old:
==> flow/design.v (excerpt) <==
module top #(
    parameter D_WIDTH = 16,
    parameter Q_BITS  = 13
)(
  input logic [D_WIDTH - 1 : 0] angle_in,
  input logic signed [D_WIDTH - 1 : 0] currA_in,
  input logic signed [D_WIDTH - 1 : 0] currB_in,
  input logic signed [D_WIDTH - 1 : 0] currC_in,
  input logic signed [D_WIDTH - 1 : 0] currT_in,
  input logic        [D_WIDTH - 1 : 0] periodTop,
  output logic pwmA_out,
  output logic pwmB_out,
  output logic pwmC_out,
  input logic signed [D_WIDTH - 1 : 0]  kpd, kpq,
  input logic signed [D_WIDTH - 1 : 0]  kid, kiq,
  input logic clear_pid,
  input  logic clk,
  input  logic rstb,
  input  logic valid,
  output logic ready
);
For scale: ~170 I/O pins.
Settings: LEC_CHECK=0, ABC_AREA=0, CAP_MARGIN=20, CELL_PAD_IN_SITES_GLOBAL_PLACEMENT=1, CORE_ASPECT_RATIO=0.66, CORE_MARGIN=8, CORE_UTILIZATION=40, CTS_CLUSTER_SIZE=93, GPL_ROUTABILITY_DRIVEN=0, GPL_TIMING_DRIVEN=0, HOLD_SLACK_MARGIN=0.04, MAX_ROUTING_LAYER=met4, PLACE_DENSITY_LB_ADDON=0.08, SLEW_MARGIN=20, TNS_END_PERCENT=10; clock period 10.0 ns.
run.sh (not shown) runs the stock make flow with config.mk's settings and CLKGATE_MAP_FILE=.
--- input diff old..new ---
==> flow/config.mk <==
export PLATFORM = sky130hd
export DESIGN_NAME = top
export DESIGN_NICKNAME = top
export VERILOG_FILES = /design/flow/design.v
export SDC_FILE = /design/flow/constraint.sdc
export NUM_CORES = 4
export LEC_CHECK = 0
export CAP_MARGIN = 20
export CORE_MARGIN = 2
export CORE_UTILIZATION = 61
export MAX_ROUTING_LAYER = met4
export PLACE_DENSITY = 0.6
export SLEW_MARGIN = 20
==> flow/constraint.sdc <==
create_clock -name core_clock -period 6.76 [get_ports {clk}]
set_input_delay 1.3520 -clock core_clock [delete_from_list [all_inputs] [get_ports {clk}]]
set_output_delay 1.3520 -clock core_clock [all_outputs]
set_load 0.01 [all_outputs]
--- outcome ---
Antenna cell count: new < old. Total of endpoints with negative setup slack in the final report (higher): new. new completed end to end; final checks failed (setup timing). Final design instance area without fill grows by a few percent when moving from old to new. The non-clock buffer count in old is 0.78 times that in new. From new to old, average footprint of a synthesized cell did not move at all. Comparing old and new, the higher buffers inserted during post-CTS setup optimization is on new.


## v2
top again, from the RTL that the note above started with.
clock: 8.31 ns
lec_check: 0
abc_area: 1
cap_margin: 20
cell_pad_in_sites_detail_placement: 0
core_margin: 2
core_utilization: 34
gpl_timing_driven: 0
min_routing_layer: met1
place_density_lb_addon: 0.09
slew_margin: 20
Here is what was changed in the inputs of v49 compared with v2.
Settings: CORE_UTILIZATION: 34 -> 58; GPL_TIMING_DRIVEN: 0 -> unset; MAX_ROUTING_LAYER: unset -> met5; PLACE_DENSITY_LB_ADDON: 0.09 -> 0.04; CTS_CLUSTER_SIZE: unset -> 61; CORE_ASPECT_RATIO: unset -> 0.71; the clock period (ns, I/O delays scaled along): 8.31 -> 12.3.
- Worst setup path endpoint = svm0.tA[9]: v49; worst setup path endpoint = svm0.tC[7]: v2
- The cell depth of the worst setup path number comes out higher for v2 vs v49.
- Setup slack: v49 more than v2
- On v49: clock share of power is 2.0 points lower than what v2 gave.
- Summary of v49 over v2: setup slack at placement saw an increase; final total power shows a reduction of about 35%; combinational cell fraction of total power now larger.
#### Input delta (v47 over v49)
Settings: clearing CTS_CLUSTER_SIZE, which used to be 61; clearing CELL_PAD_IN_SITES_DETAIL_PLACEMENT, which used to be 0; clearing MIN_ROUTING_LAYER, which used to be met1; clearing CORE_ASPECT_RATIO, which used to be 0.71; putting PLACE_DENSITY at 0.6 where nothing was set; clearing PLACE_DENSITY_LB_ADDON, which used to be 0.04; clearing MAX_ROUTING_LAYER, which used to be met5; swapping 58 for 52 in CORE_UTILIZATION; clearing ABC_AREA, which used to be 1; swapping 12.3 for 6.39 in the clock period (ns, I/O delays scaled along).
[v47] flow finished | final checks: failed | reasons: setup timing. v49 has higher synthesized cell count than v47. On chip area in the Yosys report, the lower figure sits with v47, not v49. In terms of area of all sequential standard cells, v47 and v49 differ only marginally. Row die footprint: v47 higher / v49 lower. Between v49 and v47, the flow reports post-placement cell count decreasing by more than 10%. Relative to v49, v47 degrades setup slack. When v47 is set beside v49, its global-route total usage across every layer turns out to be 5.7 points smaller.
#### Input delta (v52 over v47)
Settings: CORE_UTILIZATION changed from 52 to 63; PLACE_DENSITY changed from 0.6 to 0.37; CTS_CLUSTER_SIZE newly set to 93; the clock period (ns, I/O delays scaled along) changed from 6.39 to 8.8.
--- outcome ---
- Per the final summary, v52 finished and its layout is clean on timing, DRC and antenna.
- v47 → v52: worst hold slack stayed essentially flat; overall power of the completed layout moved down; final critical-path required period increased by 1.55 ns relative to the old numbers; share of total power in combinational logic lower.
- On proportion of power drawn by the clock network, v47 and v52 are neck and neck.
- Number of DRC markers after the initial detailed-route iteration, v47 and v52: smaller value in v47
- On v52: met1 layer usage reported by global route is 8.0 points higher than what v47 gave.
- Re routed wire length: v47 and v52 aren't equal, and the higher value belongs to v47.
- Cells: v52 has fewer instances than v47
- Global router's overall resource usage, v47 and v52: higher on v52
- Die width, v47 and v52: lower on v52
#### Input delta (v39 over v52)
Settings: CTS_CLUSTER_SIZE changed from 93 to 10; CORE_UTILIZATION changed from 63 to 72; HOLD_SLACK_MARGIN newly set to 0.27; CTS_CLUSTER_DIAMETER newly set to 339; SETUP_SLACK_MARGIN newly set to 1.19; the clock period (ns, I/O delays scaled along) changed from 8.8 to 5.37.
### Flow results
- In v39 the implementation ran to completion but is not tape-out ready, as the final checks report setup timing.
- Looking at end point of the critical path, the svm0.tA[7] result is from v52; the cordic0.sin[12] one comes from v39.
- Changes observed in v39 relative to v52: area taken by flip-flops and latches now sits higher; part of the power in registers now sits higher; sequential share of layout area now sits lower.
- The higher clock latency on the worst-skew pair came out of v39.
- v39 vs. v52: signed area change from the synthesized netlist to the final layout moved up; final setup slack of the worst path moved down; hold slack moved up.
Inputs modified between v39 and v12:
Settings: changing PLACE_DENSITY from 0.37 to 0.6; removing CTS_CLUSTER_DIAMETER (formerly 339); removing SETUP_SLACK_MARGIN (formerly 1.19); removing CTS_CLUSTER_SIZE (formerly 10); changing CORE_UTILIZATION from 72 to 24; removing HOLD_SLACK_MARGIN (formerly 0.27); changing the clock period (ns, I/O delays scaled along) from 5.37 to 10.8.
==> comparison <==
v12 finished all stages; the layout is clean. v12 vs. v39: design area now smaller, maximum fanout along the worst path now larger. Sort v12 and v39 by total global-route track usage, descending, and v39 comes first. Delta (v12 minus v39): average wire per cell in the routed design went down about 37%; starting utilization of the core area went down 49 points; overall die width went up 72%; final worst slack went up 4.32 ns; total routed wirelength went down 91000 um. On number of buffers inserted by hold repair at cts: between v12 and v39, it ends up higher for v39.


## run A
Starting RTL as in the previous note.
==> flow/config.mk <==
export PLATFORM = sky130hd
export DESIGN_NAME = top
export DESIGN_NICKNAME = top
export VERILOG_FILES = /design/flow/design.v
export SDC_FILE = /design/flow/constraint.sdc
export NUM_CORES = 4
export LEC_CHECK = 0
export CAP_MARGIN = 20
export CELL_PAD_IN_SITES_DETAIL_PLACEMENT = 1
export CORE_MARGIN = 2
export CORE_UTILIZATION = 35
export CTS_CLUSTER_DIAMETER = 158
export GPL_TIMING_DRIVEN = 1
export MIN_ROUTING_LAYER = met2
export PLACE_DENSITY = 0.4
export SETUP_SLACK_MARGIN = 1.04
export SLEW_MARGIN = 20
export TNS_END_PERCENT = 10
==> flow/constraint.sdc <==
create_clock -name core_clock -period 6.02 [get_ports {clk}]
set_input_delay 1.2040 -clock core_clock [delete_from_list [all_inputs] [get_ports {clk}]]
set_output_delay 1.2040 -clock core_clock [all_outputs]
set_load 0.01 [all_outputs]
The layout from run A, despite a flow that completed every stage, fails the layout checks, with the failing checks listed as setup timing.
Edits applied to the flow inputs when going from run A to run B:
Settings: clearing CELL_PAD_IN_SITES_DETAIL_PLACEMENT, which used to be 1; clearing MIN_ROUTING_LAYER, which used to be met2; clearing PLACE_DENSITY, which used to be 0.4; clearing SETUP_SLACK_MARGIN, which used to be 1.04; clearing CTS_CLUSTER_DIAMETER, which used to be 158; clearing GPL_TIMING_DRIVEN, which used to be 1; putting HOLD_SLACK_MARGIN at 0.04 where nothing was set; swapping 35 for 40 in CORE_UTILIZATION; putting GPL_ROUTABILITY_DRIVEN at 0 where nothing was set; clearing TNS_END_PERCENT, which used to be 10; swapping 6.02 for 10.0 in the clock period (ns, I/O delays scaled along).
Findings:
The flow for run A finished, though final verification flagged setup timing. The flow did not stop early for run B: all stages ran, and the layout cleared the timing, design-rule and antenna checks. Run B ends up with higher relative slew slack than run A does. Summary of run B over run A: final worst slack up 2.51 ns, multi-input combinational cell area down 0.0020 mm^2, count of buffering cells on the critical path with inverters included down 6. The clock tree cell share of total cell area was comparable across run A and run B. In run B, the global-route usage came out 15 points below the value in run A. met4 as the top layer used by detailed routing was reported by run B, and met5 by run A. The data required time at the worst endpoint of run B exceeds that of run A by 3.91 ns. Leakage power of the design: run B lower than run A. Compared with run A, the router placed fewer vias in run B.
diff inputs: run B => run C
Settings: an added GPL_TIMING_DRIVEN of 0; an added PLACE_DENSITY_LB_ADDON of 0.08; an added MAX_ROUTING_LAYER of met4; an added CELL_PAD_IN_SITES_GLOBAL_PLACEMENT of 1; an added SETUP_SLACK_MARGIN of 2.38; an added TNS_END_PERCENT of 10; an added ABC_AREA of 1; an added CORE_ASPECT_RATIO of 0.56.
--- outcome ---
- As far as final-layout setup total negative slack goes, run B and run C are indistinguishable; the numbers are identical.
- Run C gives more design area than run B did.
- Relative to run B, met1 global-route usage has increased by 22 points in run C.
- The final layout from run C, which completed every stage, passed the timing, design-rule and antenna checks at the end of the flow.


Starting RTL as in the previous note.
Settings: LEC_CHECK=0, ABC_AREA=1, CAP_MARGIN=20, CELL_PAD_IN_SITES_DETAIL_PLACEMENT=0, CORE_ASPECT_RATIO=1.04, CORE_MARGIN=2, CORE_UTILIZATION=65, CTS_CLUSTER_DIAMETER=123, MAX_ROUTING_LAYER=met5, MIN_ROUTING_LAYER=met1, PLACE_DENSITY_LB_ADDON=0.04, SETUP_SLACK_MARGIN=-0.9, SLEW_MARGIN=20; clock period 12.3 ns.
Change:
- ABC_AREA: 1 -> default
- CELL_PAD_IN_SITES_DETAIL_PLACEMENT: 0 -> default
- CORE_ASPECT_RATIO: 1.04 -> default
- CORE_UTILIZATION: 65 -> 68
- CTS_CLUSTER_DIAMETER: 123 -> default
- MAX_ROUTING_LAYER: met5 -> default
- MIN_ROUTING_LAYER: met1 -> default
- PLACE_DENSITY: default -> 0.6
- PLACE_DENSITY_LB_ADDON: 0.04 -> default
- SETUP_SLACK_MARGIN: -0.9 -> default
- clock period: 12.3 -> 7.11 ns (I/O delays scaled with it)
After rerunning:
- Now the flow produced a layout that fails on negative setup slack
- die area is lower by 10%
- non-clock buffer count increases by 393
- count of clock-buffer cells in the layout grows by 6
- global-route usage increases by 0.43 points
- core utilization rose by 6.2 points
- critical path depth increases by 4
- sequential share of layout area came out higher by 0.59 points
- power went down by 2.0%
- wire length came out lower by 10%
- final area shrinks by 2.7%
- first-iteration DRC count went down by 11%
Change:
- ABC_AREA: default -> 1
- CORE_UTILIZATION: 68 -> 72
- CTS_CLUSTER_DIAMETER: default -> 373
- CTS_CLUSTER_SIZE: default -> 97
- clock period: 7.11 -> 3.58 ns (I/O delays scaled with it)
=> With this change the flow died in 5_1_grt; die size climbs by about 0.8%; synthesized area climbs by 6.8%; synthesized cell count climbs by 28%.
Change:
- ABC_AREA: 1 -> default
- CTS_CLUSTER_DIAMETER: 373 -> 61
- CTS_CLUSTER_SIZE: 97 -> default
- PLACE_DENSITY: 0.6 -> 0.89
- SETUP_SLACK_MARGIN: default -> 1.81
- clock period: 3.58 -> 7.25 ns (I/O delays scaled with it)
Now the flow finished but failed the layout checks on negative setup slack.
Synthesized area drops by 6.4%.
Die area shrinks by 6.3%.
Synthesized cell count goes down by 22%.
Change:
- CORE_UTILIZATION: 72 -> 50
- CTS_CLUSTER_DIAMETER: 61 -> default
- PLACE_DENSITY: 0.89 -> 0.6
- SETUP_SLACK_MARGIN: 1.81 -> default
- clock period: 7.25 -> 8.74 ns (I/O delays scaled with it)
After rerunning:
- This time the run completed with no timing, DRC or antenna violations
- utilization decreases by 26 points
- setup slack gains 600 ps
- total power decreases by 18%
- final area decreases by 2.7%
- clock power decreases by 16%
- worst hold slack loses 7.3 ps


## v56
top again, from the RTL that the note above started with.
==> flow/config.mk <==
export PLATFORM = sky130hd
export DESIGN_NAME = top
export DESIGN_NICKNAME = top
export VERILOG_FILES = /design/flow/design.v
export SDC_FILE = /design/flow/constraint.sdc
export NUM_CORES = 4
export LEC_CHECK = 0
export CAP_MARGIN = 20
export CORE_MARGIN = 2
export CORE_UTILIZATION = 40
export PLACE_DENSITY = 0.6
export SLEW_MARGIN = 20
==> flow/constraint.sdc <==
create_clock -name core_clock -period 8.74 [get_ports {clk}]
set_input_delay 1.7480 -clock core_clock [delete_from_list [all_inputs] [get_ports {clk}]]
set_output_delay 1.7480 -clock core_clock [all_outputs]
set_load 0.01 [all_outputs]
v56 went all the way through the flow, and no timing, DRC or antenna check failed.
Setup changes, v56 to v53
- a change of PLACE_DENSITY from 0.6 to 0.64
- an added SETUP_SLACK_MARGIN of 0.59
- a change of CORE_UTILIZATION from 40 to 72
- a change of the clock period (ns, I/O delays scaled along) from 8.74 to 6.54
### Flow results
- The flow completed for v53, but it is not clean: the layout still shows negative setup slack.
- v53 falls short of v56 in first-pass GRT wire length.
- Switching power for v53: about 37% up relative to v56
- Between v56 and v53, the flow reports routed wire length increasing by more than 10%.
- v53 ends up with a slew of the pin with the lowest slew margin that is 6.4 ps lower than in v56.
- Die size improves in v53 relative to v56.
- Row clock period minus worst slack: v53 lower / v56 higher
- Area fraction in mux cells came out exactly the same in v56 and v53.
- v56 vs v53, launching element of the worst setup path: svm0.state[3] vs svm0.state[4]
Changes in v57 relative to v53:
- SETUP_SLACK_MARGIN changed from 0.59 to 1.74
- PLACE_DENSITY changed from 0.64 to 0.35
- the clock period (ns, I/O delays scaled along) changed from 6.54 to 7.25
Results
No stage failed in v57, and the final checks on the layout all came back clean. Comparing v53 and v57, slack of the critical path is higher on v57. Summary: with v53 as the reference, reported leakage power in v57 moved down by a few percent. Taking v53 as the reference, in v57 summed area of non-filler cells in the final layout saw a decrease; power drawn by the combinational cells saw a decrease; minimum period implied by the final worst setup slack saw a decrease; clock group share of total power saw an increase. Of v53 and v57, the run reporting the higher post-route total power was v53. Of v57 and v53, it is v57 that has the higher flop share of the area. Side by side, worst clock skew on the final layout turned out lower in v57 than in v53. Sequential power (v57 over v53): decrease, 9.7%.
Here is what was changed in the inputs of v34 compared with v57.
- MAX_ROUTING_LAYER now met4, previously not set
- PLACE_DENSITY now 0.6, was 0.35
- ABC_AREA now 1, previously not set
- CTS_CLUSTER_DIAMETER now 210, previously not set
- SETUP_SLACK_MARGIN no longer set, was 1.74
- the clock period (ns, I/O delays scaled along) now 6.76, was 7.25
Findings:
Sequential share of layout area ends up lower on v34.
Going from v57 to v34, non-filler instance count after layout grew by more than 10%.
| routing usage on met1 | v34 vs v57 | 5.1 points higher |
Cmp v34 vs v57: synthesis-to-layout area growth lower in v34
From v57 to v34 the numbers moved as follows: total die size shows an increase of about 7%, final area shows an increase of 1.1%, non-clock buffer count shows a reduction of 31%.
In v34, global-route wire length before repair is higher than in v57.
Input-level comparison between v9 and v34:
- a deleted CTS_CLUSTER_DIAMETER that had been 210
- a change of CORE_UTILIZATION from 72 to 70
- a deleted ABC_AREA that had been 1
- an added SETUP_SLACK_MARGIN of 1.14
- a change of the clock period (ns, I/O delays scaled along) from 6.76 to 8.64
[summary]
v9 vs. v34: design area saw a decrease; final instance count without filler cells saw a decrease; synthesized netlist net count saw a decrease; portion of total power attributed to the clock network saw an increase.
## Diff of input files: v4 against v9
- SETUP_SLACK_MARGIN now 1.94, was 1.14
- CTS_CLUSTER_DIAMETER now 28, previously not set
- the clock period (ns, I/O delays scaled along) now 7.44, was 8.64
Findings:
- The final clock period utilization by the worst path of v4 is higher than that of v9.
- Between v4 and v9, the total setup violations reported at the end of the flow figures differ only marginally.
- Compared with v9, v4 is the more power-hungry design.
- Peak clock frequency supported by timing, v4 vs v9: up by a few percent
- Delta (v4 minus v9): first-pass GRT wire length +3.3%; global-route usage +0.92 points; least setup slack across all paths after layout -940 ps.
Power is estimated from default activity; no workload was simulated.
